Setup of try-harbor:
// chip_to_symbol
module chip_to_symbol 
(
input logic         i_clk,
input logic         i_rst_n,
input logic         i_stream,
input logic         i_stream_valid,
output logic [3:0]  o_symbol,
output logic        o_symbol_valid       
);
Size: roughly 100 flip-flops, about 24,000 µm² of cells after synthesis.
Settings: LEC_CHECK=0, CAP_MARGIN=10, CORE_MARGIN=2, CORE_UTILIZATION=48, CTS_CLUSTER_DIAMETER=244, MAX_ROUTING_LAYER=met4, PLACE_DENSITY_LB_ADDON=0.09, SETUP_SLACK_MARGIN=1.92, SLEW_MARGIN=20; clock period 6.53 ns.
run.sh (not shown) runs the stock make flow with config.mk's settings and CLKGATE_MAP_FILE=.
try-harbor reached the end of the flow, and the finished layout is clean on the timing, DRC and antenna checks.
Input changes introduced in try-lagoon (baseline for comparison: try-harbor):
- swapping 48 for 40 in CORE_UTILIZATION
- clearing CTS_CLUSTER_DIAMETER, which used to be 244
- clearing MAX_ROUTING_LAYER, which used to be met4
- clearing SETUP_SLACK_MARGIN, which used to be 1.92
- clearing PLACE_DENSITY_LB_ADDON, which used to be 0.09
- swapping 10 for 20 in CAP_MARGIN
- swapping 6.53 for 7.27 in the clock period (ns, I/O delays scaled along)
--- outcome ---
- For try-harbor, the first element of the critical path was s_ones_counter[4][3], unlike try-lagoon, where it was s_ones_counter[11][3].
- Delta (try-lagoon minus try-harbor): worst setup slack moved down, pin count of the biggest net entering global routing dropped 7, multi-input gate area in the final layout dropped about 6%, met3 track utilization from global routing moved down.
- Re met2 demand-to-capacity share in global routing: try-harbor and try-lagoon aren't equal, and the higher value belongs to try-harbor.
- try-lagoon reports its slowest cell on the critical path as sky130_fd_sc_hd__dfrtp_1 while try-harbor reports sky130_fd_sc_hd__or4_4.
The following lists how try-maple was set up differently from try-lagoon:
- an added CTS_CLUSTER_SIZE of 31
- a change of CORE_UTILIZATION from 40 to 70
- a change of the clock period (ns, I/O delays scaled along) from 7.27 to 4.87
Results
- try-maple: complete, dirty (setup timing)
- | largest incremental delay on the critical path | lower: try-maple |
- The final reports for try-maple and try-lagoon show routed length on met2 lower in the former.
- The worst setup path startpoint comes out s_ones_counter[3][2] in one run and s_ones_counter[11][3] in the other, namely in try-maple and try-lagoon respectively.
- Clock-buffer cell count: try-maple lower than try-lagoon
--- input diff try-maple..try-onyx ---
- SETUP_SLACK_MARGIN: unset -> 0.52
- CTS_CLUSTER_SIZE: 31 -> unset
- CORE_UTILIZATION: 70 -> 57
- ABC_AREA: unset -> 1
- the clock period (ns, I/O delays scaled along): 4.87 -> 5.1
==> comparison <==
try-onyx: flow completed, timing, DRC and antenna clean
[compare] base=try-maple new=try-onyx: logic share of the area now smaller, number of diodes added for antenna fixing picked up an extra 1, global-route wire length before repair shows a reduction of 5.2%.
Between try-onyx and try-maple, the core utilization is higher for try-maple.
Summary of try-onyx over try-maple: final-layout fill cell count saw an increase; global-route total usage across every layer shrank by 9.1 points; share of the clock period used by the worst path after layout fell by 17 points.

---

## juniper
chip_to_symbol again, from the RTL that the note above started with.
Settings: LEC_CHECK=0, CAP_MARGIN=20, CORE_MARGIN=2, CORE_UTILIZATION=72, CTS_CLUSTER_SIZE=31, PLACE_DENSITY_LB_ADDON=0.01, SETUP_SLACK_MARGIN=1.45, SLEW_MARGIN=20; clock period 4.87 ns.
juniper is listed as incomplete: the tool reported an error in global routing and the run ended there.
The following lists how amber was set up differently from juniper:
- changing CORE_UTILIZATION from 72 to 40
- removing CTS_CLUSTER_SIZE (formerly 31)
- removing SETUP_SLACK_MARGIN (formerly 1.45)
- removing PLACE_DENSITY_LB_ADDON (formerly 0.01)
- changing the clock period (ns, I/O delays scaled along) from 4.87 to 10.0
--- outcome ---
- The final layout from amber, which completed every stage, passed the timing, DRC and antenna checks at the end of the flow.
- Between juniper and amber, width of the chip is higher for amber, juniper comes in under that.
- Looking at post-placement setup slack, amber sits 3.37 ns higher than juniper does.
- On amber: core area is 26000 sq um higher than what juniper gave.
- Number of placed cells counting well taps delta for amber relative to juniper: 5.4% higher
- Post-placement cell area was lower in the run labelled amber.
- amber reports a lower post-CTS setup buffer count than juniper does.
- Taking juniper over amber, the vertical die dimension ratio works out to 0.75.
- Comparing juniper with amber, the adder-cell area share of the yosys netlist came out essentially unchanged.
- Area enclosed by the die boundary, juniper and amber, higher one = amber.
--- input diff amber..ember ---
- CORE_UTILIZATION changed from 40 to 61
- TNS_END_PERCENT newly set to 70
## What came out
ember: final critical delay including setup and external delays 0.29 ns above amber. In ember relative to amber, post-detailed-route wirelength per cell had gone up by a few percent. Comparing ember and amber, combinational fraction of the cell area is lower on amber. Die size: ember is under amber. Compared with amber, ember has less setup slack. Wire length of ember falls short of that of amber by a few percent.
### ember -> quartz
- setting MIN_ROUTING_LAYER to met2 for the first time
- setting GPL_TIMING_DRIVEN to 1 for the first time
- setting CORE_ASPECT_RATIO to 1.03 for the first time
- changing TNS_END_PERCENT from 70 to 60
- setting HOLD_SLACK_MARGIN to 0.12 for the first time
- changing CORE_UTILIZATION from 61 to 40
- setting CTS_CLUSTER_SIZE to 58 for the first time
- changing SLEW_MARGIN from 20 to 15
- setting ABC_AREA to 1 for the first time
- changing CORE_MARGIN from 2 to 7
==> results <==
- No stage failed in quartz, and the final checks on the layout all came back clean.
- Against ember, highest clock frequency the design can meet in quartz fell slightly.
- Compared to ember, the routing of quartz uses more wire.
- Delta (quartz minus ember): post-route minimum period moved up, adder-cell area share of the yosys netlist moved up.
- Sort ember and quartz by core utilization asc -> top: quartz
- Between ember and quartz, global routing met2 resource utilization decreased.
